**design/flow/config.mk**
```make
export PLATFORM = sky130hd
export DESIGN_NAME = mac_demo
export DESIGN_NICKNAME = mac_demo
export VERILOG_FILES = /design/flow/design.v
export SDC_FILE = /design/flow/constraint.sdc
export NUM_CORES = 4
export LEC_CHECK = 0
export CAP_MARGIN = 20
export CORE_MARGIN = 2
export CORE_UTILIZATION = 72
export CTS_CLUSTER_DIAMETER = 30
export CTS_CLUSTER_SIZE = 79
export HOLD_SLACK_MARGIN = -0.1
export PLACE_DENSITY = 0.35
export SETUP_SLACK_MARGIN = 1.21
export SLEW_MARGIN = 20
export TNS_END_PERCENT = 5
```
**design/flow/design.v**
```verilog
module multiplier  #(parameter width = 16)
   ( input    signed  [width-1 : 0] multiplicand,
     input    signed  [width-1 : 0] multiplier,   
     output   signed  [2 * width - 1 : 0] product
   ) ;
   assign  product = multiplicand * multiplier ;
endmodule
module  adder  #(parameter width = 32)  
		( input   signed [width-1 : 0] a ,
		  input   signed [width-1 : 0] b , 
		  output  signed [width-1 : 0] sum
		) ;
    assign   sum = a + b ;
endmodule
module accumulator #(parameter width = 32) 
	(input    clk,
     	 input    ena,
         input    reset,
         input	  signed [width - 1 : 0] acc_in,
   	 output   reg signed [width - 1 : 0] acc_out
	) ;
   always @(posedge clk) begin
      if (reset)  acc_out <= 0 ;
      else if (ena) acc_out <= acc_in ;
   end
endmodule
module mac_demo(input    clk, 
           input    reset, 
           input    ena,
   	   input    signed [16-1 : 0] k,
           input    signed [16-1 : 0] x,   
           output   signed [2 * 16 - 1 : 0] acc_out
          ) ;
           wire     signed [2 * 16 - 1 : 0] p ;
           wire     signed [2 * 16 - 1 : 0] acc_in ;
   multiplier  #(.width(16)) mult_0(.multiplicand(k),
                                          .multiplier(x),
                       			  .product(p)
                			  ) ;
   adder     #(.width(2*16)) add_0(.a(p),
                			 .b(acc_out),
                			 .sum(acc_in)
               				) ;
   accumulator  #(.width(2*16))  acc_0(.clk(clk),
                   			     .reset(reset),
                   			     .ena(ena),
                   			     .acc_in(acc_in),
                   			     .acc_out(acc_out)
                   			) ;
endmodule
```
**design/flow/constraint.sdc**
```tcl
create_clock -name core_clock -period 6.52 [get_ports {clk}]
set_input_delay 1.3040 -clock core_clock [delete_from_list [all_inputs] [get_ports {clk}]]
set_output_delay 1.3040 -clock core_clock [all_outputs]
set_load 0.01 [all_outputs]
```
**design/flow/run.sh**
```bash
#!/bin/bash
# the make line also repeats each setting of config.mk as NAME=value (left out here)
make -C /OpenROAD-flow-scripts/flow DESIGN_CONFIG=/design/flow/config.mk WORK_HOME=/design/flow/orfs CLKGATE_MAP_FILE= finish
```
==> summary.txt, run 1 <==
Slew HR: 50.8%
Synth Warn #: 1
WL/cell: 21.0 um
Endpoint, Worst Hold: acc_0.acc_out[28]
Req. time, crit path: 6.71 ns
Clock skew: 0.00440 ns
Synth top area share: 48.6%
Hold_sp: acc_0.acc_out[28]
Skew-Pair Late Insertion Delay: 0.29 ns
Minimum clock period: 7.00 ns
Post-synth top area cell: fa_1
Total GRT Usage: 39.8%
Outcome: finished with violations
Post-DRT Antenna Nets: 0
Non-filler cells, final: 1741
Mux contribution to synthesized area: 0.759%
CTS Buf Count: 5
Top cells by area: fa_1, inv_1, ha_1, and2_1, dfxtp_1
And+or+nand+nor area frac: 14.5%
Seq share, synth: 5.32%
Slowest stage delay, CP: 0.57 ns
Number of max-cap violations: 0
WHS Path Cells: 2
FF-to-FF path depth: 19
Log Warnings: 31
Placed cell count: 1705
RR Startpoint: acc_0.acc_out[15]
Drt drc: 0
Nets: 1945
RSZ-0062 raised after global routing: yes
Die X: 133 um
Largest net degree at the start of global routing: 35
H-tree Lvls: 2
Initial antenna violation count: 0
Total overflow reported by the global router: 0
Count leader, synth: inv_1
Worst Setup Start Kind: primary input
Initial core utilization: 73.1%
Vias in the first global route: 11201
Fillers: 667
First-pass GRT wire length: 54600 um
Routed WL: 36600 um
Register-to-register setup slack: 1.05 ns
CTS tree: built
Xor/xnor share: 2.33%
Tcrit/Tclk final: 107%
Worst-path clk slew: 0.06 ns
DP HPWL: 26600 um
Worst r2r dst: acc_0.acc_out[26]
Seq cells post-synth: 32
Post-Syn Area: 0.0120 mm^2
CP most frequent cell: fa_1
Cells in synth_stat.txt: 1305
Slew @ Worst Pin: 0.737 ns
Post-synth EDFFs: 0
Comb area leader: adder cells
Mean Syn Cell Area: 9.22 um^2
First-pass DRT Iterations: 7
Synthesis-to-finish area growth: 24.4%
Top cells by count, synth: inv_1, fa_1, nand2_1, and2_1, ha_1
Floorplan net count: 1730
Final setup fails: 17
Synth Area in Adders: 58.8%
WS Path Type: in2reg
Final Core Density: 90.9%
Fin. max-slew vios: 0
Via count of the routed design: 10357
Crit path to: acc_0.acc_out[26]
Clock tree sinks: 32
Setup Slack @ Placement: -1.11 ns
CTS Buffer Depth: 2
Worst Setup SP: x[7]
YS chip area: 0.0120 mm^2
Rows: 47
Aoi share: 6.43%
Worst EP arrival: 7.18 ns
Full die area: 0.0178 mm^2
Distinct lib cells: 59
Critical path fanouts, max: 5
Maximum clock frequency: 143 MHz
Placer Congestion: 0.912
Critical-path cell list: clkdlybuf4s18_2, nand2_1, fa_1, inv_1, fa_1, inv_1, fa_1, inv_1, fa_2, fa_1, fa_1, ha_1, a211o_1, a2111oi_4, o31ai_4, a311oi_2, o21ai_2, buf_4, xnor2_2, nor2_1, a31o_2
CTS Hold Buffers Added: 0
IO Count: 67
Commonest flop: dfxtp_1
Crit end category: flip-flop
Final worst slack: -0.477 ns
CP Buf/Inv Count: 5
SO Faults: setup timing
Crit path max-delay family: adder cells
DRT iter0 DRCs: 734
Logic cell area: 0.0105 mm^2
Die H: 133 um
Hold Fails Final Rpt: 0
Synth async-reset ratio: 0%
Core Region: 0.0165 mm^2
Vias per inst: 5.95
CP Depth: 21
CP max-delay cell: fa_1
IO buf count: 66
Reg area: 641 um^2
Hold Crit Class: reg2reg
Ant diodes: 0
Clk root buf: clkbuf_16
Post-synthesis cell count: 1305
[cell type report]
cell class / count / area share (%)
multi-input combinational: 890 / 70.2
timing repair buffer: 250 / 14.1
inverter: 341 / 8.55
sequential: 32 / 4.28
tap: 220 / 1.84
clock buffer: 5 / 0.836
clock inverter: 3 / 0.159
[metal layers]
layer	share of wire, %	global-route usage [%]	vias up
met2	52	72.5	662
met5	0	0	-
met1	31	45.5	5133
met3	8.1	6.51	265
li1	-	-	4297
met4	8.4	19.7	0
[timing repair]
action | 4_1_cts | 5_1_grt
setup buffers | 14 | 14
pin swaps | 89 | 72
endpoints found under the setup margin | 27 | 27
hold endpoints to repair | 0 | 0
gates resized | 190 | 89
[stage by stage]
step	TNS (ns)	cell area [um^2]	hold WS, ns
finish	-3.97	15000	0.519
global route	-7.63	15000	0.541
CTS	-2.54	14600	0.517
detailed placement	-15.40	14000	0.516
global placement	-14.39	14000	0.506
floorplan	-0.695	12100	0.493
==> run 2: changes to the inputs <==
- ABC_AREA: not set -> 0
- CELL_PAD_IN_SITES_GLOBAL_PLACEMENT: not set -> 2
- CORE_UTILIZATION: 72 -> 17
- CTS_CLUSTER_DIAMETER: 30 -> not set
- CTS_CLUSTER_SIZE: 79 -> not set
- GPL_ROUTABILITY_DRIVEN: not set -> 0
- HOLD_SLACK_MARGIN: -0.1 -> not set
- MAX_ROUTING_LAYER: not set -> met5
- PLACE_DENSITY: 0.35 -> not set
- SETUP_SLACK_MARGIN: 1.21 -> not set
- TNS_END_PERCENT: 5 -> not set
- clock period: 6.52 -> 4.67 ns (I/O delays scaled with it)
==> summary.txt, run 2 <==
Outcome: finished with violations (unchanged)
SO Faults: setup timing (unchanged)
Post-DRT Antenna Nets: 0 (unchanged)
CTS tree: built (unchanged)
Synth async-reset ratio: 0% (unchanged)
Xor/xnor share: 2.33% (unchanged)
WL/cell: 14.3 um (was 21.0 um)
Worst Setup Start Kind: primary input (unchanged)
Rows: 97 (was 47)
Fin. max-slew vios: 0 (unchanged)
Top cells by count, synth: inv_1, fa_1, nand2_1, and2_1, ha_1 (unchanged)
Synth Area in Adders: 58.8% (unchanged)
Clock skew: 0.0147 ns (was 0.00440 ns)
Cells in synth_stat.txt: 1305 (unchanged)
Comb area leader: adder cells (unchanged)
Distinct lib cells: 59 (unchanged)
First-pass GRT wire length: 59400 um (was 54600 um)
Count leader, synth: inv_1 (unchanged)
Post-synth EDFFs: 0 (unchanged)
Fillers: 7584 (was 667)
Vias in the first global route: 10796 (was 11201)
Placed cell count: 2482 (was 1705)
DRT iter0 DRCs: 268 (was 734)
Worst EP arrival: 6.60 ns (was 7.18 ns)
Full die area: 0.0729 mm^2 (was 0.0178 mm^2)
Hold Fails Final Rpt: 0 (unchanged)
Synth Warn #: 1 (unchanged)
Nets: 2065 (was 1945)
Final Core Density: 25.4% (was 90.9%)
Post-synthesis cell count: 1305 (unchanged)
Top cells by area: fa_1, inv_1, ha_1, and2_1, dfxtp_1 (unchanged)
Total overflow reported by the global router: 0 (unchanged)
Post-Syn Area: 0.0120 mm^2 (unchanged)
CP most frequent cell: fa_1 (unchanged)
Post-synth top area cell: fa_1 (unchanged)
IO Count: 67 (unchanged)
YS chip area: 0.0120 mm^2 (unchanged)
DP HPWL: 31700 um (was 26600 um)
Synthesis-to-finish area growth: 48.0% (was 24.4%)
Initial core utilization: 17.2% (was 73.1%)
Seq share, synth: 5.32% (unchanged)
WS Path Type: in2reg (unchanged)
Endpoint, Worst Hold: acc_0.acc_out[29] (was acc_0.acc_out[28])
CTS Buffer Depth: 2 (unchanged)
Vias per inst: 3.74 (was 5.95)
Tcrit/Tclk final: 137% (was 107%)
Minimum clock period: 6.39 ns
Hold_sp: acc_0.acc_out[29] (was acc_0.acc_out[28])
Worst r2r dst: acc_0.acc_out[31] (was acc_0.acc_out[26])
Clk root buf: clkbuf_16 (unchanged)
RR Startpoint: acc_0.acc_out[15] (unchanged)
Register-to-register setup slack: -0.59 ns (was 1.05 ns)
Core Region: 0.0700 mm^2 (was 0.0165 mm^2)
Log Warnings: 29 (was 31)
Via count of the routed design: 9656 (was 10357)
Worst Setup SP: x[6] (was x[7])
CP Buf/Inv Count: 7 (was 5)
Initial antenna violation count: 1 (was 0)
Mean Syn Cell Area: 9.22 um^2 (unchanged)
Routed WL: 37000 um (was 36600 um)
Hold Crit Class: reg2reg (unchanged)
Slowest stage delay, CP: 0.58 ns (was 0.57 ns)
Req. time, crit path: 4.88 ns (was 6.71 ns)
Floorplan net count: 1730 (unchanged)
Clock tree sinks: 32 (unchanged)
Drt drc: 0 (unchanged)
Crit end category: flip-flop (unchanged)
First-pass DRT Iterations: 4 (was 7)
CP Depth: 23 (was 21)
Aoi share: 6.43% (unchanged)
Synth top area share: 48.6% (unchanged)
Die H: 270 um (was 133 um)
Largest net degree at the start of global routing: 35 (unchanged)
Slew @ Worst Pin: 0.548 ns (was 0.737 ns)
RSZ-0062 raised after global routing: yes (unchanged)
CP max-delay cell: fa_1 (unchanged)
Mux contribution to synthesized area: 0.759% (unchanged)
Maximum clock frequency: 156 MHz
WHS Path Cells: 2 (unchanged)
H-tree Lvls: 2 (unchanged)
Critical path fanouts, max: 4 (was 5)
Commonest flop: dfxtp_1 (unchanged)
Skew-Pair Late Insertion Delay: 0.30 ns (was 0.29 ns)
Crit path to: acc_0.acc_out[31] (was acc_0.acc_out[26])
Die X: 270 um (was 133 um)
And+or+nand+nor area frac: 14.5% (unchanged)
Total GRT Usage: 10.4% (was 39.8%)
Crit path max-delay family: adder cells (unchanged)
FF-to-FF path depth: 20 (was 19)
IO buf count: 66 (unchanged)
Slew HR: 63.4% (was 50.8%)
Critical-path cell list: buf_12, and2_4, fa_1, inv_2, fa_1, inv_2, fa_1, fa_1, fa_1, inv_1, fa_1, inv_2, ha_4, buf_4, buf_6, o21ai_2, o21bai_1, a21o_1, a21o_1, o211ai_4, a21oi_2, or3_1, a311oi_2 (was clkdlybuf4s18_2, nand2_1, fa_1, inv_1, fa_1, inv_1, fa_1, inv_1, fa_2, fa_1, fa_1, ha_1, a211o_1, a2111oi_4, o31ai_4, a311oi_2, o21ai_2, buf_4, xnor2_2, nor2_1, a31o_2)
Final worst slack: -1.72 ns (was -0.477 ns)
Worst-path clk slew: 0.06 ns (about the same)
CTS Buf Count: 5 (unchanged)
Final setup fails: 25 (was 17)
Seq cells post-synth: 32 (unchanged)
Non-filler cells, final: 2582 (was 1741)
Number of max-cap violations: 0 (unchanged)
[run 2: timing repair]
action,in CTS,in global routing
setup endpoints to repair,27,27
hold buffers,0,0
cloned,1,0
pin swaps,180,135
buffers inserted,81,35
resized,356,151
hold endpoints to repair,0,0
[run 2: final cells by class]
| class | count | area [um^2] | area share [%] |
|---|---|---|---|
| Timing Repair Buffer | 370 | 3430 | 19.3 |
| Antenna cell | 1 | 2.50 | 0.0141 |
| Tap cell | 940 | 1180 | 6.61 |
| Multi-Input combinational cell | 890 | 11100 | 62.3 |
| Inverter | 341 | 1280 | 7.22 |
| Clock buffer | 7 | 153 | 0.857 |
| Sequential cell | 32 | 641 | 3.60 |
| Clock inverter | 1 | 30.0 | 0.169 |
[run 2: layer usage]
| metal | vias up | global-route usage (%) | wire (um) |
|---|---|---|---|
| met5 | - | 0 | 10 |
| met2 | 109 | 17.5 | 18100 |
| li1 | 4529 | - | - |
| met4 | 2 | 0.863 | 166 |
| met1 | 5002 | 14.7 | 17700 |
| met3 | 14 | 1.26 | 1050 |
[run 2: per-stage QoR]
| step | TNS (ns) | hold WS (ns) | worst slack, ns | instance area, um^2 |
|---|---|---|---|---|
| after floorplan | -23.63 | 0.493 | -1.67 | 12500 |
| after global placement | -50.18 | 0.512 | -2.58 | 15700 |
| after detailed placement | -49.93 | 0.512 | -2.63 | 15700 |
| after CTS | -32.08 | 0.533 | -1.74 | 17300 |
| after global routing | -34.26 | 0.562 | -1.88 | 17800 |
| final | -29.95 | 0.532 | -1.72 | 17800 |
==> run 3: changes to the inputs <==
- ABC_AREA: 0 -> 1
- CELL_PAD_IN_SITES_GLOBAL_PLACEMENT: 2 -> not set
- CORE_ASPECT_RATIO: not set -> 0.5
- CORE_UTILIZATION: 17 -> 46
- CTS_CLUSTER_DIAMETER: not set -> 104
- CTS_CLUSTER_SIZE: not set -> 45
- GPL_TIMING_DRIVEN: not set -> 0
- MAX_ROUTING_LAYER: met5 -> met4
- PLACE_DENSITY_LB_ADDON: not set -> 0.04
- SETUP_SLACK_MARGIN: not set -> -0.19
- SLEW_MARGIN: 20 -> 35
- TNS_END_PERCENT: not set -> 45
- clock period: 4.67 -> 6.16 ns (I/O delays scaled with it)
==> summary.txt, run 3 <==
CTS tree: built (unchanged)
Min Hold Slack: 0.554 ns (was 0.532 ns)
Hold Fails Final Rpt: 0 (unchanged)
Worst EP arrival: 6.54 ns (was 6.60 ns)
Top cells by count, synth: inv_1, nand2_1, fa_1, ha_1, nor2_1 (was inv_1, fa_1, nand2_1, and2_1, ha_1)
Clock skew: 0.00738 ns (was 0.0147 ns)
Full die area: 0.0294 mm^2 (was 0.0729 mm^2)
Post-synthesis cell count: 1688 (was 1305)
Req. time, crit path: 6.36 ns (was 4.88 ns)
Cells in synth_stat.txt: 1688 (was 1305)
Setup Slack @ Placement: -1.82 ns (was -2.63 ns)
Commonest flop: dfxtp_1 (unchanged)
WHS Path Cells: 2 (unchanged)
Nets: 2167 (was 2065)
CP Buf/Inv Count: 9 (was 7)
Routed WL: 37400 um (was 37000 um)
Worst r2r dst: acc_0.acc_out[22] (was acc_0.acc_out[31])
Fillers: 2744 (was 7584)
Non-filler cells, final: 2125 (was 2582)
Clk root buf: clkbuf_16 (unchanged)
Initial core utilization: 46.6% (was 17.2%)
Post-synth top area cell: fa_1 (unchanged)
CP max-delay cell: fa_2 (was fa_1)
Worst Setup SP: k[15] (was x[6])
Post-DRT Antenna Nets: 0 (unchanged)
Number of max-cap violations: 0 (unchanged)
Xor/xnor share: 0.885% (was 2.33%)
Slew HR: 42.9% (was 63.4%)
Final setup fails: 14 (was 25)
Total GRT Usage: 27.7% (was 10.4%)
Aoi share: 3.84% (was 6.43%)
Via count of the routed design: 10590 (was 9656)
Initial antenna violation count: 0 (was 1)
Minimum clock period: 6.35 ns
Distinct lib cells: 34 (was 59)
Seq cells post-synth: 32 (unchanged)
IO Count: 67 (unchanged)
Vias per inst: 4.98 (was 3.74)
Drt drc: 0 (unchanged)
Final Core Density: 53.7% (was 25.4%)
And+or+nand+nor area frac: 17.5% (was 14.5%)
RR Startpoint: acc_0.acc_out[15] (unchanged)
Die H: 122 um (was 270 um)
Hold_sp: acc_0.acc_out[21] (was acc_0.acc_out[29])
Reg area: 641 um^2 (unchanged)
Outcome: finished with violations (unchanged)
Crit path to: acc_0.acc_out[30] (was acc_0.acc_out[31])
Critical path fanouts, max: 8 (was 4)
WS Path Type: in2reg (unchanged)
FF-to-FF path depth: 19 (was 20)
Fin. max-slew vios: 0 (unchanged)
Endpoint, Worst Hold: acc_0.acc_out[21] (was acc_0.acc_out[29])
Post-Syn Area: 0.0129 mm^2 (was 0.0120 mm^2)
Mux contribution to synthesized area: 0% (was 0.759%)
Worst-path clk slew: 0.06 ns (about the same)
DP HPWL: 33100 um (was 31700 um)
Crit path max-delay family: adder cells (unchanged)
Placed cell area: 0.0137 mm^2 (was 0.0157 mm^2)
Clock tree sinks: 32 (unchanged)
CTS Buf Count: 5 (unchanged)
First-pass GRT wire length: 58500 um (was 59400 um)
Die X: 240 um (was 270 um)
Synth Area in Adders: 55.0% (was 58.8%)
CP Depth: 23 (unchanged)
Largest net degree at the start of global routing: 17 (was 35)
Maximum clock frequency: 158 MHz
Worst Setup Start Kind: primary input (unchanged)
Post-synth EDFFs: 0 (unchanged)
H-tree Lvls: 2 (unchanged)
Logic cell area: 0.0105 mm^2 (was 0.0111 mm^2)
Count leader, synth: inv_1 (unchanged)
Register-to-register setup slack: 1.45 ns (was -0.59 ns)
Ant diodes: 0 (was 1)
Core Region: 0.0276 mm^2 (was 0.0700 mm^2)
Critical-path cell list: buf_12, clkbuf_16, nand2_1, inv_1, fa_2, inv_2, fa_2, inv_6, fa_2, fa_1, inv_1, fa_1, fa_1, inv_1, ha_4, inv_1, nor3_4, nand2_2, nand3b_1, nand3_1, nand3_1, nand2_1, inv_1 (was buf_12, and2_4, fa_1, inv_2, fa_1, inv_2, fa_1, fa_1, fa_1, inv_1, fa_1, inv_2, ha_4, buf_4, buf_6, o21ai_2, o21bai_1, a21o_1, a21o_1, o211ai_4, a21oi_2, or3_1, a311oi_2)
Mean Syn Cell Area: 7.62 um^2 (was 9.22 um^2)
Skew-Pair Late Insertion Delay: 0.29 ns (was 0.30 ns)
Vias in the first global route: 10567 (was 10796)
Rows: 43 (was 97)
Synth async-reset ratio: 0% (unchanged)
Final worst slack: -0.187 ns (was -1.72 ns)
Final Cell Area: 0.0148 mm^2 (was 0.0178 mm^2)
First-pass DRT Iterations: 6 (was 4)
Hold Crit Class: reg2reg (unchanged)
Floorplan net count: 2113 (was 1730)
Setup TNS Final: -1.05 ns (was -29.95 ns)
CTS Buffer Depth: 2 (unchanged)
Log Warnings: 27 (was 29)
Crit end category: flip-flop (unchanged)
DRT iter0 DRCs: 737 (was 268)
CP most frequent cell: inv_1 (was fa_1)
WL/cell: 17.6 um (was 14.3 um)
Comb area leader: adder cells (unchanged)
YS chip area: 0.0129 mm^2 (was 0.0120 mm^2)
Top cells by area: fa_1, inv_1, nand2_1, ha_1, dfxtp_1 (was fa_1, inv_1, ha_1, and2_1, dfxtp_1)
Total overflow reported by the global router: 0 (unchanged)
Tcrit/Tclk final: 103% (was 137%)
Seq share, synth: 4.98% (was 5.32%)
Slowest stage delay, CP: 0.63 ns (was 0.58 ns)
Synth top area share: 45.5% (was 48.6%)
Slew @ Worst Pin: 0.857 ns (was 0.548 ns)
IO buf count: 40 (was 66)
Synthesis-to-finish area growth: 15.2% (was 48.0%)
RSZ-0062 raised after global routing: yes (unchanged)
Synth Warn #: 1 (unchanged)
SO Faults: setup timing (unchanged)
Placed cell count: 2110 (was 2482)
run 3: layer usage:
metal  routed length, um  track usage, %  up-vias
met1               16700            39.7     5272
li1                    -               -     4876
met4                 459            3.53        0
met5                   0               -        -
met3                3910            8.55       34
met2               16300            39.7      408
run 3: repair_timing:
action / in CTS / in global routing
pin swaps: 11 / 30
setup buffers: 5 / 5
resized: 188 / 140
gates cloned: 0 / 1
endpoints found under the setup margin: 23 / 20
hold buffers: 0 / 0
run 3: cell type report:
class                      instances  area share [%]
inverter                         539            13.7
multi-input combinational       1049            70.6
clock inverter                     2           0.101
sequential                        32            4.32
clock buffer                       6           0.937
buffer                            64            3.83
tap                              382            3.23
timing repair buffer              51            3.31
==> run 4: changes to the inputs <==
- ABC_AREA: 1 -> not set
- CORE_ASPECT_RATIO: 0.5 -> 0.54
- CORE_UTILIZATION: 46 -> 39
- CTS_CLUSTER_DIAMETER: 104 -> 319
- CTS_CLUSTER_SIZE: 45 -> 98
- PLACE_DENSITY_LB_ADDON: 0.04 -> 0.22
- TNS_END_PERCENT: 45 -> 15
==> summary.txt, run 4 <==
Drt drc: 0 (unchanged)
Maximum clock frequency: 147 MHz (was 158 MHz)
Hold_sp: acc_0.acc_out[28] (was acc_0.acc_out[21])
Setup TNS Final: -5.78 ns (was -1.05 ns)
First-pass DRT Iterations: 5 (was 6)
Count leader, synth: inv_1 (unchanged)
CTS tree: built (unchanged)
CP max-delay cell: fa_2 (unchanged)
Mean Syn Cell Area: 9.22 um^2 (was 7.62 um^2)
Min Hold Slack: 0.483 ns (was 0.554 ns)
Nets: 1837 (was 2167)
SO Faults: setup timing (unchanged)
Worst EP arrival: 6.99 ns (was 6.54 ns)
Hold Fails Final Rpt: 0 (unchanged)
Slowest stage delay, CP: 0.57 ns (was 0.63 ns)
Total GRT Usage: 24.8% (was 27.7%)
WS Path Type: in2reg (unchanged)
Die H: 133 um (was 122 um)
Skew-Pair Late Insertion Delay: 0.28 ns (was 0.29 ns)
Slew @ Worst Pin: 0.730 ns (was 0.857 ns)
Cells in synth_stat.txt: 1305 (was 1688)
H-tree Lvls: 2 (unchanged)
Hold Crit Class: reg2reg (unchanged)
Req. time, crit path: 6.34 ns (was 6.36 ns)
Die X: 243 um (was 240 um)
WHS Path Cells: 2 (unchanged)
Clock tree sinks: 32 (unchanged)
Critical-path cell list: buf_12, clkbuf_16, and2_4, fa_1, inv_2, fa_1, inv_2, fa_2, fa_2, fa_1, inv_2, fa_1, inv_2, ha_4, a211o_1, a2111oi_4, o31ai_2, a311oi_1, o21ai_1, buf_4, xnor2_2, nor2_1, a31o_2 (was buf_12, clkbuf_16, nand2_1, inv_1, fa_2, inv_2, fa_2, inv_6, fa_2, fa_1, inv_1, fa_1, fa_1, inv_1, ha_4, inv_1, nor3_4, nand2_2, nand3b_1, nand3_1, nand3_1, nand2_1, inv_1)
Worst-path clk slew: 0.06 ns (about the same)
Crit path max-delay family: adder cells (unchanged)
Floorplan net count: 1730 (was 2113)
CTS Buffer Depth: 2 (unchanged)
Post-synthesis cell count: 1305 (was 1688)
Vias in the first global route: 9493 (was 10567)
Critical path fanouts, max: 3 (was 8)
Fin. max-slew vios: 0 (unchanged)
Initial core utilization: 39.4% (was 46.6%)
IO Count: 67 (unchanged)
Crit path to: acc_0.acc_out[26] (was acc_0.acc_out[30])
Post-synth EDFFs: 0 (unchanged)
CP Buf/Inv Count: 7 (was 9)
Synth top area share: 48.6% (was 45.5%)
Seq cells post-synth: 32 (unchanged)
Mux contribution to synthesized area: 0.759% (was 0%)
Post-synth top area cell: fa_1 (unchanged)
Routed WL: 36500 um (was 37400 um)
Register-to-register setup slack: 0.82 ns (was 1.45 ns)
Endpoint, Worst Hold: acc_0.acc_out[28] (was acc_0.acc_out[21])
WL/cell: 19.9 um (was 17.6 um)
Log Warnings: 29 (was 27)
Aoi share: 6.43% (was 3.84%)
Core Region: 0.0305 mm^2 (was 0.0276 mm^2)
Tcrit/Tclk final: 111% (was 103%)
Initial antenna violation count: 3 (was 0)
Largest net degree at the start of global routing: 14 (was 17)
DP HPWL: 31000 um (was 33100 um)
Worst Setup SP: k[3] (was k[15])
Final worst slack: -0.647 ns (was -0.187 ns)
Clk root buf: clkbuf_16 (unchanged)
Commonest flop: dfxtp_1 (unchanged)
RR Startpoint: acc_0.acc_out[15] (unchanged)
Setup Slack @ Placement: -2.18 ns (was -1.82 ns)
Minimum clock period: 6.81 ns (was 6.35 ns)
Synthesis-to-finish area growth: 19.7% (was 15.2%)
Top cells by area: fa_1, inv_1, ha_1, and2_1, dfxtp_1 (was fa_1, inv_1, nand2_1, ha_1, dfxtp_1)
Via count of the routed design: 8762 (was 10590)
Final setup fails: 17 (was 14)
Crit end category: flip-flop (unchanged)
Outcome: finished with violations (unchanged)
Top cells by count, synth: inv_1, fa_1, nand2_1, and2_1, ha_1 (was inv_1, nand2_1, fa_1, ha_1, nor2_1)
Clock skew: 0.00818 ns (was 0.00738 ns)
Final Cell Area: 0.0144 mm^2 (was 0.0148 mm^2)
Comb area leader: adder cells (unchanged)
Post-DRT Antenna Nets: 0 (unchanged)
Post-Syn Area: 0.0120 mm^2 (was 0.0129 mm^2)
Number of max-cap violations: 0 (unchanged)
CTS Hold Buffers Added: 0 (unchanged)
Worst r2r dst: acc_0.acc_out[26] (was acc_0.acc_out[22])
Rows: 47 (was 43)
Total overflow reported by the global router: 0 (unchanged)
Worst Setup Start Kind: primary input (unchanged)
First-pass GRT wire length: 58200 um (was 58500 um)
Synth Area in Adders: 58.8% (was 55.0%)
Placed cell area: 0.0133 mm^2 (was 0.0137 mm^2)
Full die area: 0.0323 mm^2 (was 0.0294 mm^2)
Distinct lib cells: 59 (was 34)
Fillers: 2912 (was 2744)
Synth Warn #: 1 (unchanged)
FF-to-FF path depth: 19 (unchanged)
CTS Buf Count: 5 (unchanged)
And+or+nand+nor area frac: 14.5% (was 17.5%)
Seq share, synth: 5.32% (was 4.98%)
DRT iter0 DRCs: 658 (was 737)
CP Depth: 23 (unchanged)
Vias per inst: 4.79 (was 4.98)
YS chip area: 0.0120 mm^2 (was 0.0129 mm^2)
RSZ-0062 raised after global routing: yes (unchanged)
Synth async-reset ratio: 0% (unchanged)
IO buf count: 66 (was 40)
Slew HR: 51.3% (was 42.9%)
Xor/xnor share: 2.33% (was 0.885%)
[run 4: final cells by class]
class	instances	area (um^2)	share of cell area, %
multi-input cells	890	10200	71.1
inverters	341	1290	8.93
repair buffers	101	936	6.50
flip-flops and latches	32	641	4.45
plain buffers	41	609	4.23
well taps	416	520	3.61
clock buffers	6	129	0.895
clock inverters	2	35.0	0.243
diodes	1	2.50	0.0174
[run 4: metrics by stage]
step / instances / util, %
4_1_cts: 1826 / 46.7
3_3_place_gp: 1787 / 43.5
2_1_floorplan: 1305 / -
5_1_grt: 1830 / 47.2
3_5_place_dp: 1787 / 43.5
6_report: 1830 / 47.2
[run 4: routing by layer]
metal / share of wire, % / up-vias / track usage (%) / wire (um)
met5: 0 / - / - / 0
met4: 0.66 / 0 / 2.32 / 241
met3: 11 / 19 / 9.41 / 4080
met2: 35 / 316 / 29.7 / 12900
met1: 53 / 4355 / 39.4 / 19300
li1: - / 4072 / - / -
[run 4: what timing repair did]
item	CTS	global route
setup endpoints to repair	23	18
setup buffers	27	3
gates cloned	4	1
pin swaps	39	15
resized	339	29
==> run 5: changes to the inputs <==
- CORE_UTILIZATION: 39 -> 72
- CTS_CLUSTER_DIAMETER: 319 -> 137
- CTS_CLUSTER_SIZE: 98 -> 67
- GPL_ROUTABILITY_DRIVEN: 0 -> 1
- GPL_TIMING_DRIVEN: 0 -> 1
- TNS_END_PERCENT: 15 -> 60
- clock period: 6.16 -> 6.76 ns (I/O delays scaled with it)
==> summary.txt, run 5 <==
Req. time, crit path: 6.94 ns (was 6.34 ns)
WS Path Type: in2reg (unchanged)
Slew @ Worst Pin: 0.669 ns (was 0.730 ns)
CTS Buffer Depth: 2 (unchanged)
CTS Hold Buffers Added: 0 (unchanged)
H-tree Lvls: 2 (unchanged)
Slowest stage delay, CP: 0.64 ns (was 0.57 ns)
Placed cell count: 1693 (was 1787)
Comb area leader: adder cells (unchanged)
Synth top area share: 48.6% (unchanged)
And+or+nand+nor area frac: 14.5% (unchanged)
Xor/xnor share: 2.33% (unchanged)
DP HPWL: 32400 um (was 31000 um)
Slew HR: 55.3% (was 51.3%)
Endpoint, Worst Hold: acc_0.acc_out[15] (was acc_0.acc_out[28])
Placer Congestion: 0.961
Full die area: 0.0178 mm^2 (was 0.0323 mm^2)
CP Buf/Inv Count: 6 (was 7)
DRT iter0 DRCs: 1617 (was 658)
Mean Syn Cell Area: 9.22 um^2 (unchanged)
Worst EP arrival: 7.24 ns (was 6.99 ns)
Synth Warn #: 1 (unchanged)
Hold Crit Class: reg2reg (unchanged)
Crit path max-delay family: adder cells (unchanged)
Worst-path clk slew: 0.05 ns (was 0.06 ns)
Initial core utilization: 74.2% (was 39.4%)
Total overflow reported by the global router: 0 (unchanged)
FF-to-FF path depth: 19 (unchanged)
Maximum clock frequency: 142 MHz
Number of max-cap violations: 0 (unchanged)
Routed met3 length: 8020 um (was 4080 um)
RR Startpoint: acc_0.acc_out[15] (unchanged)
Crit end category: flip-flop (unchanged)
Final Cell Area: 0.0144 mm^2 (about the same)
Count leader, synth: inv_1 (unchanged)
Commonest flop: dfxtp_1 (unchanged)
Placed cell area: 0.0139 mm^2 (was 0.0133 mm^2)
Clock tree sinks: 32 (unchanged)
First-pass DRT Iterations: 10 (was 5)
Critical path fanouts, max: 13 (was 3)
Register-to-register setup slack: 1.30 ns (was 0.82 ns)
Hold Fails Final Rpt: 0 (unchanged)
Final setup fails: 13 (was 17)
Die H: 99.0 um (was 133 um)
Nets: 1916 (was 1837)
Total GRT Usage: 46.7% (was 24.8%)
Top cells by count, synth: inv_1, fa_1, nand2_1, and2_1, ha_1 (unchanged)
Clock skew: 0.00568 ns (was 0.00818 ns)
Met2 wire length: 17500 um (was 12900 um)
Seq share, synth: 5.32% (unchanged)
Synth Area in Adders: 58.8% (unchanged)
Post-synth EDFFs: 0 (unchanged)
Crit path to: acc_0.acc_out[31] (was acc_0.acc_out[26])
CP Depth: 21 (was 23)
Core Region: 0.0162 mm^2 (was 0.0305 mm^2)
Vias in the first global route: 11062 (was 9493)
Via count of the routed design: 11038 (was 8762)
Critical-path cell list: buf_2, buf_8, nand2_1, fa_1, inv_1, buf_4, fa_1, fa_1, fa_1, fa_1, inv_1, fa_1, inv_1, ha_1, a21oi_2, o21bai_2, a41o_1, nand4_1, a21oi_2, or3_1, a311oi_1 (was buf_12, clkbuf_16, and2_4, fa_1, inv_2, fa_1, inv_2, fa_2, fa_2, fa_1, inv_2, fa_1, inv_2, ha_4, a211o_1, a2111oi_4, o31ai_2, a311oi_1, o21ai_1, buf_4, xnor2_2, nor2_1, a31o_2)
Top routing layer used: met4 (unchanged)
Post-synthesis cell count: 1305 (unchanged)
Worst Setup SP: k[15] (was k[3])
Die X: 180 um (was 243 um)
Distinct lib cells: 59 (unchanged)
YS chip area: 0.0120 mm^2 (unchanged)
Seq cells post-synth: 32 (unchanged)
CTS tree: built (unchanged)
Largest net degree at the start of global routing: 35 (was 14)
Synthesis-to-finish area growth: 19.8% (was 19.7%)
Fin. max-slew vios: 0 (unchanged)
Drt drc: 0 (unchanged)
CTS Buf Count: 5 (unchanged)
RSZ-0062 raised after global routing: yes (unchanged)
Minimum clock period: 7.06 ns
Outcome: finished with violations (unchanged)
Skew-Pair Late Insertion Delay: 0.28 ns (about the same)
Clk root buf: clkbuf_16 (unchanged)
First-pass GRT wire length: 60800 um (was 58200 um)
Cells in synth_stat.txt: 1305 (unchanged)
Post-DRT Antenna Nets: 0 (unchanged)
Rows: 34 (was 47)
WL/cell: 25.3 um (was 19.9 um)
WHS Path Cells: 2 (unchanged)
Initial antenna violation count: 2 (was 3)
IO buf count: 66 (unchanged)
Hold_sp: acc_0.acc_out[15] (was acc_0.acc_out[28])
CP most frequent cell: fa_1
Vias per inst: 6.45 (was 4.79)
Top cells by area: fa_1, inv_1, ha_1, and2_1, dfxtp_1 (unchanged)
Tcrit/Tclk final: 104% (was 111%)
Non-filler cells, final: 1710 (was 1830)
Routed WL: 43200 um (was 36500 um)
Floorplan net count: 1730 (unchanged)
Synth async-reset ratio: 0% (unchanged)
Final worst slack: -0.304 ns (was -0.647 ns)
CP max-delay cell: fa_1 (was fa_2)
Worst r2r dst: acc_0.acc_out[31] (was acc_0.acc_out[26])
Mux contribution to synthesized area: 0.759% (unchanged)
Post-synth top area cell: fa_1 (unchanged)
SO Faults: setup timing (unchanged)
Log Warnings: 29 (unchanged)
Met1 Routed Length: 14900 um (was 19300 um)
Worst Setup Start Kind: primary input (unchanged)
IO Count: 67 (unchanged)
Post-Syn Area: 0.0120 mm^2 (unchanged)
Aoi share: 6.43% (unchanged)
==> run 5: cell type report <==
type / instances / area (um^2)
repair buffers: 221 / 1760
clock buffers: 6 / 139
well taps: 216 / 270
diodes: 2 / 5.00
flip-flops and latches: 32 / 641
clock inverters: 2 / 10.0
fillers: 660 / 1800
inverters: 341 / 1280
multi-input cells: 890 / 10300
==> run 5: timing repair <==
item	in CTS	in global routing
pin swaps	18	73
endpoints found under the hold margin	0	0
buffers inserted	3	12
resized	123	121
setup endpoints to repair	16	14
==> run 5: per-stage QoR <==
step | utilization, % | TNS, ns | hold WS [ns] | setup WS, ns
after global placement | 85.9 | -10.23 | 0.470 | -0.850
after CTS | 87.2 | -1.35 | 0.490 | -0.198
after floorplan | - | -0.289 | 0.493 | -0.176
final | 88.9 | -2.04 | 0.494 | -0.304
after global routing | 88.9 | -2.77 | 0.516 | -0.352
after detailed placement | 85.9 | -12.54 | 0.476 | -0.964
==> run 5: routing by layer <==
layer  vias to the layer above  GRT usage [%]
met5                         -              -
met4                         0           11.9
met3                       360           21.3
met2                      1197           66.3
met1                      5252           61.4
li1                       4229              -
==> run 6: changes to the inputs <==
- CTS_CLUSTER_SIZE: 67 -> 83
- PLACE_DENSITY_LB_ADDON: 0.22 -> 0.06
- clock period: 6.76 -> 3.83 ns (I/O delays scaled with it)
==> summary.txt, run 6 <==
DP HPWL: 34500 um (was 32400 um)
Full die area: 0.0178 mm^2 (unchanged)
Post-Syn Area: 0.0120 mm^2 (unchanged)
Initial core utilization: 74.2% (unchanged)
Total GRT Usage: 84.9%
Synth Warn #: 1 (unchanged)
Commonest flop: dfxtp_1 (unchanged)
Cells in synth_stat.txt: 1305 (unchanged)
Distinct lib cells: 59 (unchanged)
Post-synth EDFFs: 0 (unchanged)
CTS Hold Buffers Added: 0 (unchanged)
YS chip area: 0.0120 mm^2 (unchanged)
Synth Area in Adders: 58.8% (unchanged)
And+or+nand+nor area frac: 14.5% (unchanged)
Outcome: stopped before the end (was finished with violations)
Placed cell area: 0.0146 mm^2 (was 0.0139 mm^2)
Placer Congestion: 0.993 (was 0.961)
H-tree Lvls: 2 (unchanged)
Die H: 99.0 um (unchanged)
Comb area leader: adder cells (unchanged)
Rows: 34 (unchanged)
Aoi share: 6.43% (unchanged)
Top cells by count, synth: inv_1, fa_1, nand2_1, and2_1, ha_1 (unchanged)
Placed cell count: 1751 (was 1693)
CTS Buf Count: 5 (unchanged)
Clock tree sinks: 32 (unchanged)
CTS Buffer Depth: 2 (unchanged)
Setup Slack @ Placement: -3.30 ns (was -0.964 ns)
Top cells by area: fa_1, inv_1, ha_1, and2_1, dfxtp_1 (unchanged)
IO Count: 67 (unchanged)
Die X: 180 um (unchanged)
Synth async-reset ratio: 0% (unchanged)
Post-synthesis cell count: 1305 (unchanged)
Seq share, synth: 5.32% (unchanged)
Xor/xnor share: 2.33% (unchanged)
Count leader, synth: inv_1 (unchanged)
Mux contribution to synthesized area: 0.759% (unchanged)
IO buf count: 66 (unchanged)
Exit stage: global routing
Clk root buf: clkbuf_16 (unchanged)
Log Error: [ERROR GRT-0232] Routing congestion too high. Check the congestion heatmap in the GUI.
Synth top area share: 48.6% (unchanged)
Floorplan net count: 1730 (unchanged)
Seq cells post-synth: 32 (unchanged)
Mean Syn Cell Area: 9.22 um^2 (unchanged)
Total overflow reported by the global router: 104
Post-synth top area cell: fa_1 (unchanged)
Core Region: 0.0162 mm^2 (unchanged)
run 6: timing repair:
item                       in CTS
setup buffers                  18
setup endpoints to repair      29
gates resized                 247
pin swaps                      72
run 6: metal layers:
metal  GRT usage [%]  overflow
met5               -         -
met4            84.2        38
met3            70.7         1
met2            97.2        65
met1            84.3         0
run 6: metrics by stage:
stage,utilization [%],setup TNS (ns)
2_1_floorplan,-,-42.04
3_3_place_gp,89.9,-69.67
3_5_place_dp,89.9,-74.44
4_1_cts,93.5,-52.15
==> run 7: changes to the inputs <==
- CAP_MARGIN: 20 -> 0
- CORE_ASPECT_RATIO: 0.54 -> 1.07
- CTS_CLUSTER_DIAMETER: 137 -> 361
- CTS_CLUSTER_SIZE: 83 -> not set
- GPL_ROUTABILITY_DRIVEN: 1 -> 0
- HOLD_SLACK_MARGIN: not set -> 0.29
- PLACE_DENSITY_LB_ADDON: 0.06 -> not set
- SETUP_SLACK_MARGIN: -0.19 -> 0.56
- TNS_END_PERCENT: 60 -> not set
- clock period: 3.83 -> 6.16 ns (I/O delays scaled with it)
==> summary.txt, run 7 <==
Outcome: finished with violations (was stopped before the end)
SO Faults: setup timing
Slew @ Worst Pin: 0.826 ns
Die X: 129 um (was 180 um)
Crit path max-delay family: adder cells
DRT iter0 DRCs: 2373
Commonest flop: dfxtp_1 (unchanged)
Nets: 1983
Rows: 48 (was 34)
Req. time, crit path: 6.32 ns
Slew HR: 44.8%
Aoi share: 6.43% (unchanged)
Post-synthesis cell count: 1305 (unchanged)
Critical path fanouts, max: 5
Synth Warn #: 1 (unchanged)
Top cells by count, synth: inv_1, fa_1, nand2_1, and2_1, ha_1 (unchanged)
Placed cell count: 1725 (was 1751)
FF-to-FF path depth: 18
Fin. max-slew vios: 0
Setup TNS Final: -21.53 ns
Top routing layer used: met4
CTS tree: built
Xor/xnor share: 2.33% (unchanged)
Largest net degree at the start of global routing: 35
Met2 wire length: 22700 um
Hold Crit Class: reg2reg
WL/cell: 30.2 um
Seq cells post-synth: 32 (unchanged)
Synthesis-to-finish area growth: 29.1%
Non-filler cells, final: 1788
IO Count: 67 (unchanged)
Clock tree sinks: 32 (unchanged)
Maximum clock frequency: 136 MHz
Post-DRT Antenna Nets: 0
Skew-Pair Late Insertion Delay: 0.29 ns
Vias per inst: 6.95
Slowest stage delay, CP: 0.65 ns
Floorplan net count: 1730 (unchanged)
WS Path Type: in2reg
RSZ-0062 raised after global routing: yes
Full die area: 0.0178 mm^2 (about the same)
Vias in the first global route: 12203
Die H: 138 um (was 99.0 um)
Number of max-cap violations: 0
Reg area: 641 um^2
Total overflow reported by the global router: 0
CTS Buffer Depth: 2 (unchanged)
Hold_sp: acc_0.acc_out[29]
CTS Buf Count: 5 (unchanged)
Initial core utilization: 73.9% (was 74.2%)
Cells in synth_stat.txt: 1305 (unchanged)
Synth async-reset ratio: 0% (unchanged)
Final worst slack: -1.22 ns
Placed cell area: 0.0143 mm^2 (was 0.0146 mm^2)
Seq share, synth: 5.32% (unchanged)
Minimum clock period: 7.38 ns
Logic cell area: 0.0107 mm^2
Count leader, synth: inv_1 (unchanged)
Hold Fails Final Rpt: 0
Core Region: 0.0163 mm^2 (was 0.0162 mm^2)
Final Cell Area: 0.0155 mm^2
Clk root buf: clkbuf_16 (unchanged)
First-pass GRT wire length: 62100 um
Post-synth EDFFs: 0 (unchanged)
Post-Syn Area: 0.0120 mm^2 (unchanged)
Worst r2r dst: acc_0.acc_out[28]
Endpoint, Worst Hold: acc_0.acc_out[29]
CP Depth: 28
Post-synth top area cell: fa_1 (unchanged)
WHS Path Cells: 2
YS chip area: 0.0120 mm^2 (unchanged)
Clock skew: 0.00682 ns
Log Warnings: 31
DP HPWL: 28000 um (was 34500 um)
IO buf count: 66 (unchanged)
Worst-path clk slew: 0.05 ns
Min Hold Slack: 0.543 ns
Routed met3 length: 9330 um
Fillers: 400
Crit end category: flip-flop
First-pass DRT Iterations: 17
Worst Setup SP: k[3]
Met1 Routed Length: 14200 um
CTS Hold Buffers Added: 0 (unchanged)
Crit path to: acc_0.acc_out[18]
Distinct lib cells: 59 (unchanged)
Comb area leader: adder cells (unchanged)
Final setup fails: 24
CP most frequent cell: buf_6
Initial antenna violation count: 3
CP Buf/Inv Count: 12
Worst EP arrival: 7.54 ns
CP max-delay cell: fa_1
Top cells by area: fa_1, inv_1, ha_1, and2_1, dfxtp_1 (unchanged)
Tcrit/Tclk final: 120%
Drt drc: 0
Total GRT Usage: 48.8%
Mean Syn Cell Area: 9.22 um^2 (unchanged)
Synth top area share: 48.6% (unchanged)
Via count of the routed design: 12435
And+or+nand+nor area frac: 14.5% (unchanged)
Mux contribution to synthesized area: 0.759% (unchanged)
Worst Setup Start Kind: primary input
Synth Area in Adders: 58.8% (unchanged)
Routed WL: 54100 um
H-tree Lvls: 2 (unchanged)
RR Startpoint: acc_0.acc_out[15]
Register-to-register setup slack: 0.21 ns
## run 7: repair_timing
item                                    CTS  global route
endpoints found under the setup margin   25            25
pin swaps                               103            78
resized                                 234           124
buffers inserted                         29            22
## run 7: through the flow
step                      worst slack, ns  utilization [%]
after floorplan                    -0.482                -
after global routing                -1.33             95.4
after global placement              -1.21             87.9
after CTS                          -0.700             92.4
final                               -1.22             95.4
after detailed placement            -1.33             87.9
## run 7: per-layer routing
metal  vias to the layer above  track usage (%)
li1                       4365                -
met1                      5703             47.7
met2                      1541             81.7
met3                       826             14.5
met4                         0             36.7
met5                         -                -
## run 7: final cells by class
type / instances / area share [%]
flip-flops and latches: 32 / 4.12
well taps: 225 / 1.81
multi-input cells: 890 / 68.6
clock buffers: 8 / 0.943
repair buffers: 288 / 16.1
inverters: 341 / 8.31
diodes: 4 / 0.0644
==> run 8: changes to the inputs <==
- CAP_MARGIN: 0 -> 20
- CELL_PAD_IN_SITES_DETAIL_PLACEMENT: not set -> 2
- CORE_ASPECT_RATIO: 1.07 -> 1.05
- CORE_MARGIN: 2 -> 9
- CORE_UTILIZATION: 72 -> 25
- CTS_CLUSTER_DIAMETER: 361 -> not set
- CTS_CLUSTER_SIZE: not set -> 15
- GPL_ROUTABILITY_DRIVEN: 0 -> 1
- GPL_TIMING_DRIVEN: 1 -> 0
- HOLD_SLACK_MARGIN: 0.29 -> 0.17
- MAX_ROUTING_LAYER: met4 -> met5
- MIN_ROUTING_LAYER: not set -> met2
- PLACE_DENSITY_LB_ADDON: not set -> 0.22
- SETUP_SLACK_MARGIN: 0.56 -> -0.19
- SLEW_MARGIN: 35 -> 40
- TNS_END_PERCENT: not set -> 60
- clock period: 6.16 -> 5.28 ns (I/O delays scaled with it)
==> summary.txt, run 8 <==
Outcome: finished with violations (unchanged)
SO Faults: setup timing (unchanged)
Skew-Pair Late Insertion Delay: 0.30 ns (was 0.29 ns)
Worst EP arrival: 6.91 ns (was 7.54 ns)
IO Count: 67 (unchanged)
Critical path fanouts, max: 6 (was 5)
Post-synth top area cell: fa_1 (unchanged)
Endpoint, Worst Hold: acc_0.acc_out[28] (was acc_0.acc_out[29])
Vias per inst: 6.10 (was 6.95)
CTS Buffer Depth: 2 (unchanged)
IO buf count: 66 (unchanged)
Min Hold Slack: 0.499 ns (was 0.543 ns)
Worst Setup SP: x[4] (was k[3])
Hold Fails Final Rpt: 0 (unchanged)
Hold_sp: acc_0.acc_out[28] (was acc_0.acc_out[29])
Clock skew: 0.00893 ns (was 0.00682 ns)
Post-synth EDFFs: 0 (unchanged)
Synth Area in Adders: 58.8% (unchanged)
Setup TNS Final: -22.38 ns (was -21.53 ns)
First-pass GRT wire length: 71200 um (was 62100 um)
WHS Path Cells: 2 (unchanged)
Minimum clock period: 6.73 ns
CTS Buf Count: 5 (unchanged)
Worst Setup Start Kind: primary input (unchanged)
Crit path max-delay family: adder cells (unchanged)
Die X: 232 um (was 129 um)
Count leader, synth: inv_1 (unchanged)
Fin. max-slew vios: 0 (unchanged)
Distinct lib cells: 59 (unchanged)
Synthesis-to-finish area growth: 31.9% (was 29.1%)
Via count of the routed design: 12808 (was 12435)
Initial core utilization: 25.5% (was 73.9%)
Number of max-cap violations: 0 (unchanged)
First-pass DRT Iterations: 6 (was 17)
Post-Syn Area: 0.0120 mm^2 (unchanged)
Non-filler cells, final: 2100 (was 1788)
CTS tree: built (unchanged)
Slew HR: 44.8% (about the same)
Slowest stage delay, CP: 0.52 ns (was 0.65 ns)
Maximum clock frequency: 149 MHz
Tcrit/Tclk final: 128% (was 120%)
Aoi share: 6.43% (unchanged)
And+or+nand+nor area frac: 14.5% (unchanged)
WL/cell: 22.4 um (was 30.2 um)
RR Startpoint: acc_0.acc_out[10] (was acc_0.acc_out[15])
Total overflow reported by the global router: 0 (unchanged)
CTS Hold Buffers Added: 0 (unchanged)
Mean Syn Cell Area: 9.22 um^2 (unchanged)
Post-DRT Antenna Nets: 0 (unchanged)
FF-to-FF path depth: 18 (unchanged)
Nets: 1902 (was 1983)
Placer Congestion: 0.843
H-tree Lvls: 2 (unchanged)
Floorplan net count: 1730 (unchanged)
Xor/xnor share: 2.33% (unchanged)
Synth Warn #: 1 (unchanged)
Log Warnings: 29 (was 31)
DRT iter0 DRCs: 1792 (was 2373)
Seq share, synth: 5.32% (unchanged)
WS Path Type: in2reg (unchanged)
Core Region: 0.0471 mm^2 (was 0.0163 mm^2)
Final setup fails: 22 (was 24)
Clock tree sinks: 32 (unchanged)
Top cells by count, synth: inv_1, fa_1, nand2_1, and2_1, ha_1 (unchanged)
Cells in synth_stat.txt: 1305 (unchanged)
Drt drc: 0 (unchanged)
Req. time, crit path: 5.45 ns (was 6.32 ns)
Largest net degree at the start of global routing: 14 (was 35)
Synth async-reset ratio: 0% (unchanged)
Routed WL: 47100 um (was 54100 um)
Hold Crit Class: reg2reg (unchanged)
DP HPWL: 35100 um (was 28000 um)
CP max-delay cell: fa_1 (unchanged)
Slew @ Worst Pin: 0.827 ns (was 0.826 ns)
Post-synthesis cell count: 1305 (unchanged)
YS chip area: 0.0120 mm^2 (unchanged)
CP most frequent cell: fa_1 (was buf_6)
Initial antenna violation count: 2 (was 3)
Worst r2r dst: acc_0.acc_out[30] (was acc_0.acc_out[28])
CP Depth: 25 (was 28)
Register-to-register setup slack: -0.07 ns (was 0.21 ns)
CP Buf/Inv Count: 9 (was 12)
Synth top area share: 48.6% (unchanged)
Worst-path clk slew: 0.05 ns (about the same)
Top cells by area: fa_1, inv_1, ha_1, and2_1, dfxtp_1 (unchanged)
Full die area: 0.0564 mm^2 (was 0.0178 mm^2)
Crit end category: flip-flop (unchanged)
Clk root buf: clkbuf_16 (unchanged)
Commonest flop: dfxtp_1 (unchanged)
Total GRT Usage: 25.2% (was 48.8%)
Final worst slack: -1.45 ns (was -1.22 ns)
Mux contribution to synthesized area: 0.759% (unchanged)
Comb area leader: adder cells (unchanged)
Die H: 243 um (was 138 um)
Seq cells post-synth: 32 (unchanged)
RSZ-0062 raised after global routing: yes (unchanged)
Rows: 81 (was 48)
Vias in the first global route: 16581 (was 12203)
Crit path to: acc_0.acc_out[18] (unchanged)
Placed cell count: 1993 (was 1725)
[run 8: cell type report]
class	instances	area (um^2)
clock inverter	1	5.00
buffer	40	778
timing repair buffer	167	1620
inverter	341	1300
sequential	32	641
antenna	1	2.50
multi-input combinational	890	10600
clock buffer	6	129
fill	5138	31300
tap	622	778
[run 8: timing repair]
action,CTS,global route
resized,422,52
setup endpoints to repair,27,24
pin swaps,99,26
hold endpoints to repair,0,0
buffers inserted,87,15
[run 8: routing by layer]
| layer | wire [um] | part of all wire (%) | up-vias | GRT usage (%) |
|---|---|---|---|---|
| li1 | - | - | 4184 | - |
| met1 | 0 | 0 | 4777 | - |
| met2 | 25900 | 55 | 3550 | 30.8 |
| met3 | 18300 | 39 | 287 | 34.3 |
| met4 | 2680 | 5.7 | 10 | 3.00 |
| met5 | 204 | 0.43 | - | 2.85 |
[run 8: stage by stage]
| step | utilization (%) | setup WS (ns) | cell area (um^2) |
|---|---|---|---|
| 3_3_place_gp | 29.2 | -2.80 | 13800 |
| 3_5_place_dp | 29.2 | -2.88 | 13800 |
| 2_1_floorplan | - | -1.19 | 12300 |
| 6_report | 33.7 | -1.45 | 15900 |
| 5_1_grt | 33.7 | -1.61 | 15900 |
| 4_1_cts | 33.0 | -1.24 | 15600 |
==> run 9: changes to the inputs <==
- ABC_AREA: not set -> 0
- CAP_MARGIN: 20 -> 15
- CELL_PAD_IN_SITES_DETAIL_PLACEMENT: 2 -> 1
- CELL_PAD_IN_SITES_GLOBAL_PLACEMENT: not set -> 1
- CORE_ASPECT_RATIO: 1.05 -> 1.03
- CORE_MARGIN: 9 -> 3
- CORE_UTILIZATION: 25 -> 40
- CTS_CLUSTER_DIAMETER: not set -> 294
- CTS_CLUSTER_SIZE: 15 -> 18
- GPL_ROUTABILITY_DRIVEN: 1 -> 0
- HOLD_SLACK_MARGIN: 0.17 -> not set
- MAX_ROUTING_LAYER: met5 -> not set
- PLACE_DENSITY_LB_ADDON: 0.22 -> 0.01
- SETUP_SLACK_MARGIN: -0.19 -> 0.59
- SLEW_MARGIN: 40 -> 25
- TNS_END_PERCENT: 60 -> not set
- clock period: 5.28 -> 4.82 ns (I/O delays scaled with it)
==> summary.txt, run 9 <==
Log Warnings: 29 (unchanged)
Largest net degree at the start of global routing: 14 (unchanged)
RR Startpoint: acc_0.acc_out[15] (was acc_0.acc_out[10])
Initial core utilization: 41.2% (was 25.5%)
Crit path max-delay family: adder cells (unchanged)
RSZ-0062 raised after global routing: yes (unchanged)
Post-Syn Area: 0.0120 mm^2 (unchanged)
Vias in the first global route: 15195 (was 16581)
Worst EP arrival: 6.59 ns (was 6.91 ns)
Aoi share: 6.43% (unchanged)
Setup Slack @ Placement: -3.00 ns (was -2.88 ns)
Fin. max-slew vios: 0 (unchanged)
Critical-path cell list: buf_12, clkbuf_16, and2_4, fa_1, inv_1, fa_1, inv_1, fa_1, fa_1, fa_1, inv_1, fa_1, inv_2, ha_4, a211o_1, a2111oi_4, o31ai_2, a311oi_2, o21ai_2, o31ai_2, xor2_1, o21ai_1
Routed WL: 40500 um (was 47100 um)
First-pass GRT wire length: 61800 um (was 71200 um)
Final Cell Area: 0.0157 mm^2 (was 0.0159 mm^2)
SO Faults: setup timing (unchanged)
Final Core Density: 53.8% (was 33.7%)
WL/cell: 21.8 um (was 22.4 um)
Clk root buf: clkbuf_16 (unchanged)
Worst Setup SP: k[3] (was x[4])
Placed cell count: 1761 (was 1993)
Req. time, crit path: 4.97 ns (was 5.45 ns)
CP most frequent cell: fa_1 (unchanged)
Crit path to: acc_0.acc_out[28] (was acc_0.acc_out[18])
Top cells by count, synth: inv_1, fa_1, nand2_1, and2_1, ha_1 (unchanged)
Slew HR: 33.6% (was 44.8%)
FF-to-FF path depth: 18 (unchanged)
Distinct lib cells: 59 (unchanged)
Synth Area in Adders: 58.8% (unchanged)
Commonest flop: dfxtp_1 (unchanged)
CP Buf/Inv Count: 6 (was 9)
Crit end category: flip-flop (unchanged)
Full die area: 0.0322 mm^2 (was 0.0564 mm^2)
CP max-delay cell: fa_1 (unchanged)
Total overflow reported by the global router: 0 (unchanged)
WS Path Type: in2reg (unchanged)
Post-DRT Antenna Nets: 0 (unchanged)
CTS Buf Count: 5 (unchanged)
Mux contribution to synthesized area: 0.759% (unchanged)
Critical path fanouts, max: 3 (was 6)
CTS Buffer Depth: 2 (unchanged)
CTS Hold Buffers Added: 0 (unchanged)
Die X: 177 um (was 232 um)
CP Depth: 22 (was 25)
Final setup fails: 25 (was 22)
Number of max-cap violations: 0 (unchanged)
Hold_sp: acc_0.acc_out[28] (unchanged)
Mean Syn Cell Area: 9.22 um^2 (unchanged)
Seq cells post-synth: 32 (unchanged)
Minimum clock period: 6.43 ns
Vias per inst: 6.76 (was 6.10)
Post-synth EDFFs: 0 (unchanged)
Worst Setup Start Kind: primary input (unchanged)
Die H: 182 um (was 243 um)
Min Hold Slack: 0.482 ns (was 0.499 ns)
Tcrit/Tclk final: 133% (was 128%)
Skew-Pair Late Insertion Delay: 0.29 ns (was 0.30 ns)
Hold Fails Final Rpt: 0 (unchanged)
Maximum clock frequency: 155 MHz
Synth async-reset ratio: 0% (unchanged)
Endpoint, Worst Hold: acc_0.acc_out[28] (unchanged)
Slowest stage delay, CP: 0.54 ns (was 0.52 ns)
Synth Warn #: 1 (unchanged)
Outcome: finished with violations (unchanged)
Synthesis-to-finish area growth: 30.7% (was 31.9%)
Initial antenna violation count: 0 (was 2)
Post-synth top area cell: fa_1 (unchanged)
WHS Path Cells: 2 (unchanged)
Clock skew: 0.00949 ns (was 0.00893 ns)
H-tree Lvls: 2 (unchanged)
Core Region: 0.0292 mm^2 (was 0.0471 mm^2)
IO buf count: 66 (unchanged)
Nets: 1891 (was 1902)
Non-filler cells, final: 1859 (was 2100)
DRT iter0 DRCs: 1647 (was 1792)
Floorplan net count: 1730 (unchanged)
Synth top area share: 48.6% (unchanged)
Post-synthesis cell count: 1305 (unchanged)
Xor/xnor share: 2.33% (unchanged)
Clock tree sinks: 32 (unchanged)
Count leader, synth: inv_1 (unchanged)
Rows: 63 (was 81)
Placed cell area: 0.0137 mm^2 (was 0.0138 mm^2)
DP HPWL: 31800 um (was 35100 um)
Worst-path clk slew: 0.05 ns (about the same)
YS chip area: 0.0120 mm^2 (unchanged)
First-pass DRT Iterations: 5 (was 6)
And+or+nand+nor area frac: 14.5% (unchanged)
Cells in synth_stat.txt: 1305 (unchanged)
Comb area leader: adder cells (unchanged)
IO Count: 67 (unchanged)
Via count of the routed design: 12576 (was 12808)
CTS tree: built (unchanged)
Top cells by area: fa_1, inv_1, ha_1, and2_1, dfxtp_1 (unchanged)
Final worst slack: -1.61 ns (was -1.45 ns)
Fillers: 3247 (was 5138)
Slew @ Worst Pin: 0.996 ns (was 0.827 ns)
Register-to-register setup slack: -0.39 ns (was -0.07 ns)
Seq share, synth: 5.32% (unchanged)
Hold Crit Class: reg2reg (unchanged)
Total GRT Usage: 38.1% (was 25.2%)
Worst r2r dst: acc_0.acc_out[28] (was acc_0.acc_out[30])
Drt drc: 0 (unchanged)
==> run 9: timing repair <==
action                                  4_1_cts  5_1_grt
resized                                     364      129
pin swaps                                    83       87
endpoints found under the setup margin       29       28
gates cloned                                  2        0
setup buffers                                49       37
==> run 9: final cells by class <==
class,instances,area (um^2),area share (%)
plain buffers,42,703,4.47
clock inverters,2,35.0,0.223
diodes,2,5.00,0.0318
clock buffers,6,129,0.819
flip-flops and latches,32,641,4.07
multi-input cells,890,10800,68.8
repair buffers,154,1620,10.3
well taps,390,488,3.10
inverters,341,1290,8.22
==> run 9: per-layer routing <==
metal / vias to the layer above / wire length [um] / GRT usage, %
met5: - / 0 / 3.40
met2: 3404 / 23300 / 50.0
met4: 0 / 2350 / 1.95
met1: 4756 / 0 / -
met3: 258 / 14800 / 50.7
li1: 4158 / - / -
==> run 9: stage by stage <==
| stage | setup TNS (ns) |
|---|---|
| 6_report | -28.70 |
| 5_1_grt | -33.04 |
| 4_1_cts | -28.60 |
| 3_5_place_dp | -56.86 |
| 3_3_place_gp | -56.29 |
| 2_1_floorplan | -20.93 |
